==> inputs of build 88 <==
==> flow/design.v <==
module PE (
	in_a,
	in_b,
	out_c
);
input	[15:0] in_a;  
input	[15:0] in_b;  
output	[9:0] out_c;
wire    [7:0] psum_l0[3:0];  
wire    [8:0] psum_l1[1:0];
assign psum_l0[0] = in_a[ 3: 0] * in_b[ 3: 0];   
assign psum_l0[1] = in_a[ 7: 4] * in_b[ 7: 4];
assign psum_l0[2] = in_a[11: 8] * in_b[11: 8];
assign psum_l0[3] = in_a[15:12] * in_b[15:12];
assign psum_l1[0] = psum_l0[0] + psum_l0[1];     
assign psum_l1[1] = psum_l0[2] + psum_l0[3];
assign out_c = psum_l1[0] + psum_l1[1];          
endmodule
module Bitblade (
	mode,
	in_a,
	in_b,
    out_c
);
input	mode;
input   [63:0] in_a;
input   [63:0] in_b;
output  [17:0] out_c;
wire    [15:0] pe_in_a[3:0];
wire    [15:0] pe_in_b[3:0];
wire    [ 9:0] pe_out_c[3:0];
wire	[31:0] aw, ax, ay, az;
wire	[31:0] bw, bx, by, bz;
assign aw = {in_a[60+4-1:60], in_a[52+4-1:52], in_a[44+4-1:44], in_a[36+4-1:36]};
assign ax = {in_a[56+4-1:56], in_a[48+4-1:48], in_a[40+4-1:40], in_a[32+4-1:32]};
assign ay = {in_a[28+4-1:28], in_a[20+4-1:20], in_a[12+4-1:12], in_a[ 4+4-1: 4]};
assign az = {in_a[24+4-1:24], in_a[16+4-1:16], in_a[ 8+4-1: 8], in_a[ 0+4-1: 0]};
assign bw = {in_b[60+4-1:60], in_b[52+4-1:52], in_b[44+4-1:44], in_b[36+4-1:36]};
assign bx = {in_b[56+4-1:56], in_b[48+4-1:48], in_b[40+4-1:40], in_b[32+4-1:32]};
assign by = {in_b[28+4-1:28], in_b[20+4-1:20], in_b[12+4-1:12], in_b[ 4+4-1: 4]};
assign bz = {in_b[24+4-1:24], in_b[16+4-1:16], in_b[ 8+4-1: 8], in_b[ 0+4-1: 0]};
assign pe_in_a[0] = (mode) ? aw : ay;
assign pe_in_a[1] = (mode) ? ax : az;
assign pe_in_a[2] = ay;
assign pe_in_a[3] = az;
assign pe_in_b[0] = (mode) ? bw : by;
assign pe_in_b[1] = (mode) ? bx : by;
assign pe_in_b[2] = (mode) ? by : bz;
assign pe_in_b[3] = bz;
PE pe0( .in_a(pe_in_a[0]), .in_b(pe_in_b[0]), .out_c(pe_out_c[0]));
PE pe1( .in_a(pe_in_a[1]), .in_b(pe_in_b[1]), .out_c(pe_out_c[1]));
PE pe2( .in_a(pe_in_a[2]), .in_b(pe_in_b[2]), .out_c(pe_out_c[2]));
PE pe3( .in_a(pe_in_a[3]), .in_b(pe_in_b[3]), .out_c(pe_out_c[3]));
assign out_c = (pe_out_c[0] << (mode ? 0 : 8)) + (pe_out_c[1] << (mode ? 0 : 4)) + (pe_out_c[2] << (mode ? 0 : 4)) + (pe_out_c[3] << (mode ? 0 : 0));
endmodule
module Cfu (
  input               cmd_valid,
  output              cmd_ready,
  input      [9:0]    cmd_payload_function_id,
  input      [31:0]   cmd_payload_inputs_0,
  input      [31:0]   cmd_payload_inputs_1,
  output reg          rsp_valid,
  input               rsp_ready,
  output reg [31:0]   rsp_payload_outputs_0,
  input               reset,
  input               clk
);
wire  [2:0] opcode;
wire  is_setting_mode, is_resetting_acc, is_accumlating, is_loading_upper;
reg         mode;  
reg   [31:0] upper_bitblade_in_a;
reg   [31:0] upper_bitblade_in_b;
wire  [63:0] bitblade_in_a;
wire  [63:0] bitblade_in_b;
wire  [31:0] bitblade_out_c;
assign opcode = cmd_payload_function_id[2:0];
assign is_setting_mode =  (cmd_valid) && (opcode == 0);
assign is_resetting_acc = (cmd_valid) && (opcode == 1);
assign is_loading_upper = (cmd_valid) && (opcode == 2);
assign is_accumlating =   (cmd_valid) && (opcode == 3);
always @(posedge clk) begin
  if (reset)
    mode <= 0;  
  else if (is_setting_mode)
    mode <= cmd_payload_function_id[3];
end
assign cmd_ready = ~rsp_valid;
always @(posedge clk) begin
  if (reset)          rsp_valid <= 1'b0;
  else if (rsp_valid) rsp_valid <= ~rsp_ready;   
  else if (cmd_valid) rsp_valid <= 1'b1;         
end
always @(posedge clk) begin
  if (reset)
    rsp_payload_outputs_0 <= 32'b0;
  else if (is_resetting_acc)
    rsp_payload_outputs_0 <= 32'b0;
  else if (is_accumlating)
    rsp_payload_outputs_0 <= rsp_payload_outputs_0 + bitblade_out_c;
end
always @(posedge clk) begin
  if (reset)                  upper_bitblade_in_a <= 0;
  else if (is_loading_upper)  upper_bitblade_in_a <= cmd_payload_inputs_0;
end
always @(posedge clk) begin
  if (reset)                  upper_bitblade_in_b <= 0;
  else if (is_loading_upper)  upper_bitblade_in_b <= cmd_payload_inputs_1;
end
assign bitblade_in_a = {upper_bitblade_in_a, cmd_payload_inputs_0};
assign bitblade_in_b = {upper_bitblade_in_b, cmd_payload_inputs_1};
Bitblade bitblade(
  .mode(mode),
  .in_a(bitblade_in_a),
  .in_b(bitblade_in_b),
  .out_c(bitblade_out_c)
);
endmodule
==> flow/run.sh <==
#!/bin/bash
# the make line also repeats each setting of config.mk as NAME=value (left out here)
make -C /OpenROAD-flow-scripts/flow DESIGN_CONFIG=/design/flow/config.mk WORK_HOME=/design/flow/orfs CLKGATE_MAP_FILE= finish
==> flow/config.mk <==
export PLATFORM = sky130hd
export DESIGN_NAME = Cfu
export DESIGN_NICKNAME = Cfu
export VERILOG_FILES = /design/flow/design.v
export SDC_FILE = /design/flow/constraint.sdc
export NUM_CORES = 4
export LEC_CHECK = 0
export ABC_AREA = 1
export CAP_MARGIN = 30
export CELL_PAD_IN_SITES_GLOBAL_PLACEMENT = 1
export CORE_MARGIN = 2
export CORE_UTILIZATION = 56
export GPL_ROUTABILITY_DRIVEN = 0
export GPL_TIMING_DRIVEN = 0
export HOLD_SLACK_MARGIN = 0.03
export MAX_ROUTING_LAYER = met5
export SETUP_SLACK_MARGIN = 1.01
export SLEW_MARGIN = 20
export TNS_END_PERCENT = 20
==> flow/constraint.sdc <==
create_clock -name core_clock -period 13.5 [get_ports {clk}]
set_input_delay 2.7000 -clock core_clock [delete_from_list [all_inputs] [get_ports {clk}]]
set_output_delay 2.7000 -clock core_clock [all_outputs]
set_load 0.01 [all_outputs]
==> inputs of build 21, as changes to build 88 <==
==> flow/config.mk (replaced) <==
export PLATFORM = sky130hd
export DESIGN_NAME = Cfu
export DESIGN_NICKNAME = Cfu
export VERILOG_FILES = /design/flow/design.v
export SDC_FILE = /design/flow/constraint.sdc
export NUM_CORES = 4
export LEC_CHECK = 0
export ABC_AREA = 1
export CAP_MARGIN = 20
export CELL_PAD_IN_SITES_GLOBAL_PLACEMENT = 1
export CORE_MARGIN = 7
export CORE_UTILIZATION = 19
export CTS_CLUSTER_DIAMETER = 113
export CTS_CLUSTER_SIZE = 45
export GPL_ROUTABILITY_DRIVEN = 0
export GPL_TIMING_DRIVEN = 0
export MAX_ROUTING_LAYER = met5
export MIN_ROUTING_LAYER = met1
export SLEW_MARGIN = 15
==> flow/constraint.sdc (replaced) <==
create_clock -name core_clock -period 8.71 [get_ports {clk}]
set_input_delay 1.7420 -clock core_clock [delete_from_list [all_inputs] [get_ports {clk}]]
set_output_delay 1.7420 -clock core_clock [all_outputs]
set_load 0.01 [all_outputs]
==> run summary <==
Implementation results. The run finished with no timing, DRC or antenna violations. Global-route track usage on met2 landed at 0.5601. Counting tap cells, the placed design contains a total of 2804 instances. TritonRoute output was used to compute an average wire per cell of 17.85 um. The arrival time of data at the worst endpoint is listed as 12.62 ns.

The core region is 0.02948 sq mm. Vertical die size landed at 176.4 um. The floorplan step set the die width to 176.4 um. Initial DRC count landed at 1156. Post-route setup TNS landed at 0 ns. Total via count in the routed design landed at 15298.
-- figures above: build 88

==> run summary <==
Implementation results. The flow ran to the end, but the layout failed its checks. The violated checks flagged are negative setup slack. Total setup violations reported at the end of the flow landed at 29. Worst endpoint data arrival time landed at 11.46 ns. The final timing report gives a worst setup slack of -2.426 ns. Die width landed at 309.9 um. Post-route setup TNS landed at -62.35 ns.

Vertical die size landed at 309.9 um. Routed length per placed instance landed at 16.20 um.
-- figures above: build 21


========
==> lagoon: inputs <==
// Cfu: RTL as listed in full above, without the edits since
clock: 13.3 ns
lec_check: 0
cap_margin: 20
core_margin: 2
core_utilization: 71
place_density_lb_addon: 0.24
slew_margin: 20
run.sh (not shown) runs the stock make flow with config.mk's settings and CLKGATE_MAP_FILE=.
==> inputs of ember, as changes to lagoon <==
Settings changed: CORE_UTILIZATION 71 to 40, PLACE_DENSITY_LB_ADDON 0.24 to unset.
==> flow/constraint.sdc (replaced) <==
create_clock -name core_clock -period 13.5 [get_ports {clk}]
set_input_delay 2.7000 -clock core_clock [delete_from_list [all_inputs] [get_ports {clk}]]
set_output_delay 2.7000 -clock core_clock [all_outputs]
set_load 0.01 [all_outputs]
==> inputs of willow, as changes to lagoon <==
Settings changed: CORE_UTILIZATION 71 to 40, HOLD_SLACK_MARGIN set to 0.28, PLACE_DENSITY_LB_ADDON 0.24 to unset, SETUP_SLACK_MARGIN set to -0.9, SLEW_MARGIN 20 to 0.
==> flow/constraint.sdc (replaced) <==
create_clock -name core_clock -period 13.5 [get_ports {clk}]
set_input_delay 2.7000 -clock core_clock [delete_from_list [all_inputs] [get_ports {clk}]]
set_output_delay 2.7000 -clock core_clock [all_outputs]
set_load 0.01 [all_outputs]
==> summary of the runs <==
- Between ember and willow, the lower non-clock buffer count is in willow (gap 35).
- lagoon never finished: it broke off in global routing (5_1_grt). willow completed, yet does not pass: setup timing. ember went through all stages and came out clean.
- Synthesized cell count is the same in willow and lagoon.
- Of ember and willow, ember has the higher utilization (gap 2.2 points).
- Clock-buffer cell count is the same in ember and willow.
- Against willow, the clock skew of ember is higher by 0.0013 ns.
==> figures <==
metric	lagoon	willow	ember
Status	did not finish	finished with violations	complete, no violations
Failing step	global routing (5_1_grt)	-	-
Violated checks	-	setup timing	-
Initial DRC count	-	779	726
Transition time at the pin with the least slew margin	-	0.941 ns	1.11 ns
Ratio of layout area to synthesized area	-	1.210x	1.266x
Final TNS setup	-	-4.13 ns	0 ns
CP Depth	-	44	39
Number of setup buffers added after CTS	35	0	19
Non-clock inverters	-	305	305
Tool Warnings	-	37	38
Hold path startpoint	-	rsp_payload_outputs_0[3]$_SDFFE_PP0P_	rsp_payload_outputs_0[3]$_SDFFE_PP0P_
Critical Path Source Type	-	input port	input port
Buf+Inv Stages, Crit Path	-	9	7
Crit Reg-Reg Endpoint	-	rsp_payload_outputs_0[26]$_SDFFE_PP0P_	rsp_payload_outputs_0[24]$_SDFFE_PP0P_

========
==> run C: inputs <==
// Cfu: RTL as listed in full above, without the edits since
Settings: LEC_CHECK=0, CAP_MARGIN=20, CORE_MARGIN=2, CORE_UTILIZATION=71, CTS_CLUSTER_SIZE=45, GPL_ROUTABILITY_DRIVEN=1, MAX_ROUTING_LAYER=met4, MIN_ROUTING_LAYER=met1, PLACE_DENSITY_LB_ADDON=0.25, SETUP_SLACK_MARGIN=-0.16, SLEW_MARGIN=40; clock period 12.7 ns.
==> run R (differences from run C) <==
==> flow/config.mk (replaced) <==
export PLATFORM = sky130hd
export DESIGN_NAME = Cfu
export DESIGN_NICKNAME = Cfu
export VERILOG_FILES = /design/flow/design.v
export SDC_FILE = /design/flow/constraint.sdc
export NUM_CORES = 4
export LEC_CHECK = 0
export CAP_MARGIN = 20
export CORE_MARGIN = 2
export CORE_UTILIZATION = 17
export SLEW_MARGIN = 20
==> flow/constraint.sdc (replaced) <==
create_clock -name core_clock -period 15.3 [get_ports {clk}]
set_input_delay 3.0600 -clock core_clock [delete_from_list [all_inputs] [get_ports {clk}]]
set_output_delay 3.0600 -clock core_clock [all_outputs]
set_load 0.01 [all_outputs]
==> run Z (differences from run C) <==
==> flow/config.mk (replaced) <==
export PLATFORM = sky130hd
export DESIGN_NAME = Cfu
export DESIGN_NICKNAME = Cfu
export VERILOG_FILES = /design/flow/design.v
export SDC_FILE = /design/flow/constraint.sdc
export NUM_CORES = 4
export LEC_CHECK = 0
export CAP_MARGIN = 20
export CORE_ASPECT_RATIO = 0.5
export CORE_MARGIN = 2
export CORE_UTILIZATION = 40
export PLACE_DENSITY = 0.91
export SETUP_SLACK_MARGIN = -0.63
export SLEW_MARGIN = 20
==> flow/constraint.sdc (replaced) <==
create_clock -name core_clock -period 13.5 [get_ports {clk}]
set_input_delay 2.7000 -clock core_clock [delete_from_list [all_inputs] [get_ports {clk}]]
set_output_delay 2.7000 -clock core_clock [all_outputs]
set_load 0.01 [all_outputs]
==> impl_metrics.toml <==
# physical design summary
[status]
status = "finished with violations"
check-failures = "setup timing"

[placement]
gp_congestion = 0.9767

[grt]
grt_util_met2 = 0.3907
gr-total-overflow = 0

[die]
die_area_um2 = 41800
die_x_um = 287.2

[timing]
setup_ws_ns = -0.4112
finalSetupViolCount = 21
the above is filed under run Z

==> impl_metrics.toml <==
# implementation run metrics
[status]
status = "aborted with a tool error"
stop_stage = "global routing"
first-error = "[ERROR GRT-0232] Routing congestion too high. Check the congestion heatmap in the GUI."

[grt]
gr-total-overflow = 160
grt_util_met2 = 0.9673

[yosys]
yosys_most_used_dff = "dfxtp_1"
common_cells = "305 x inv_1, 227 x nand2_1, 223 x fa_1"

[die]
die_x_um = 154.3
die_area_um2 = 23800

[placement]
gp_congestion = 0.9777
the above is filed under run C

==> impl_metrics.toml <==
# physical design summary
[status]
status = "finished clean"

[placement]
gp_congestion = 0.8784

[timing]
setup_ws_ns = 0.5813

[grt]
grt_util_met2 = 0.1591
gr-total-overflow = 0

[die]
die_area_um2 = 96800
the above is filed under run R


========
==> trial 59 <==
Starts from the design.v that is shown in full above.
==> flow/config.mk <==
export PLATFORM = sky130hd
export DESIGN_NAME = Cfu
export DESIGN_NICKNAME = Cfu
export VERILOG_FILES = /design/flow/design.v
export SDC_FILE = /design/flow/constraint.sdc
export NUM_CORES = 4
export LEC_CHECK = 0
export CAP_MARGIN = 20
export CORE_MARGIN = 2
export CORE_UTILIZATION = 71
export PLACE_DENSITY_LB_ADDON = 0.24
export SLEW_MARGIN = 20
==> flow/constraint.sdc <==
create_clock -name core_clock -period 13.2 [get_ports {clk}]
set_input_delay 2.6400 -clock core_clock [delete_from_list [all_inputs] [get_ports {clk}]]
set_output_delay 2.6400 -clock core_clock [all_outputs]
set_load 0.01 [all_outputs]
==> build 68 (differences from trial 59) <==
Settings changed: CORE_UTILIZATION 71 to 51, PLACE_DENSITY_LB_ADDON 0.24 to not set.
==> flow/constraint.sdc (replaced) <==
create_clock -name core_clock -period 13.5 [get_ports {clk}]
set_input_delay 2.7000 -clock core_clock [delete_from_list [all_inputs] [get_ports {clk}]]
set_output_delay 2.7000 -clock core_clock [all_outputs]
set_load 0.01 [all_outputs]
==> flow_summary.yaml <==
# synthesis and place-and-route metrics
die:
  die_x_um: 181
  fp.dieH_um: 181
  initial_core_util: 0.521
  coreArea_um2: 30700
  dieArea_um2: 32900
placement:
  dp_cells: 2468
  dpl_worst_slack_ns: -0.993
  routabilityCongestion: 0.902
status:
  status: "finished clean"
global_route:
  grtUsageMet3: 0.0427
# the run above: build 68

==> flow_summary.yaml <==
# generated from flow reports
die:
  initial_core_util: 0.728
  dieArea_um2: 23800
status:
  haltStage: "global routing (5_1_grt)"
  status: "aborted with a tool error"
  error: "[ERROR GRT-0232] Routing congestion too high. Check the congestion heatmap in the GUI."
placement:
  dp_cells: 2342
  routabilityCongestion: 0.993
# the run above: trial 59

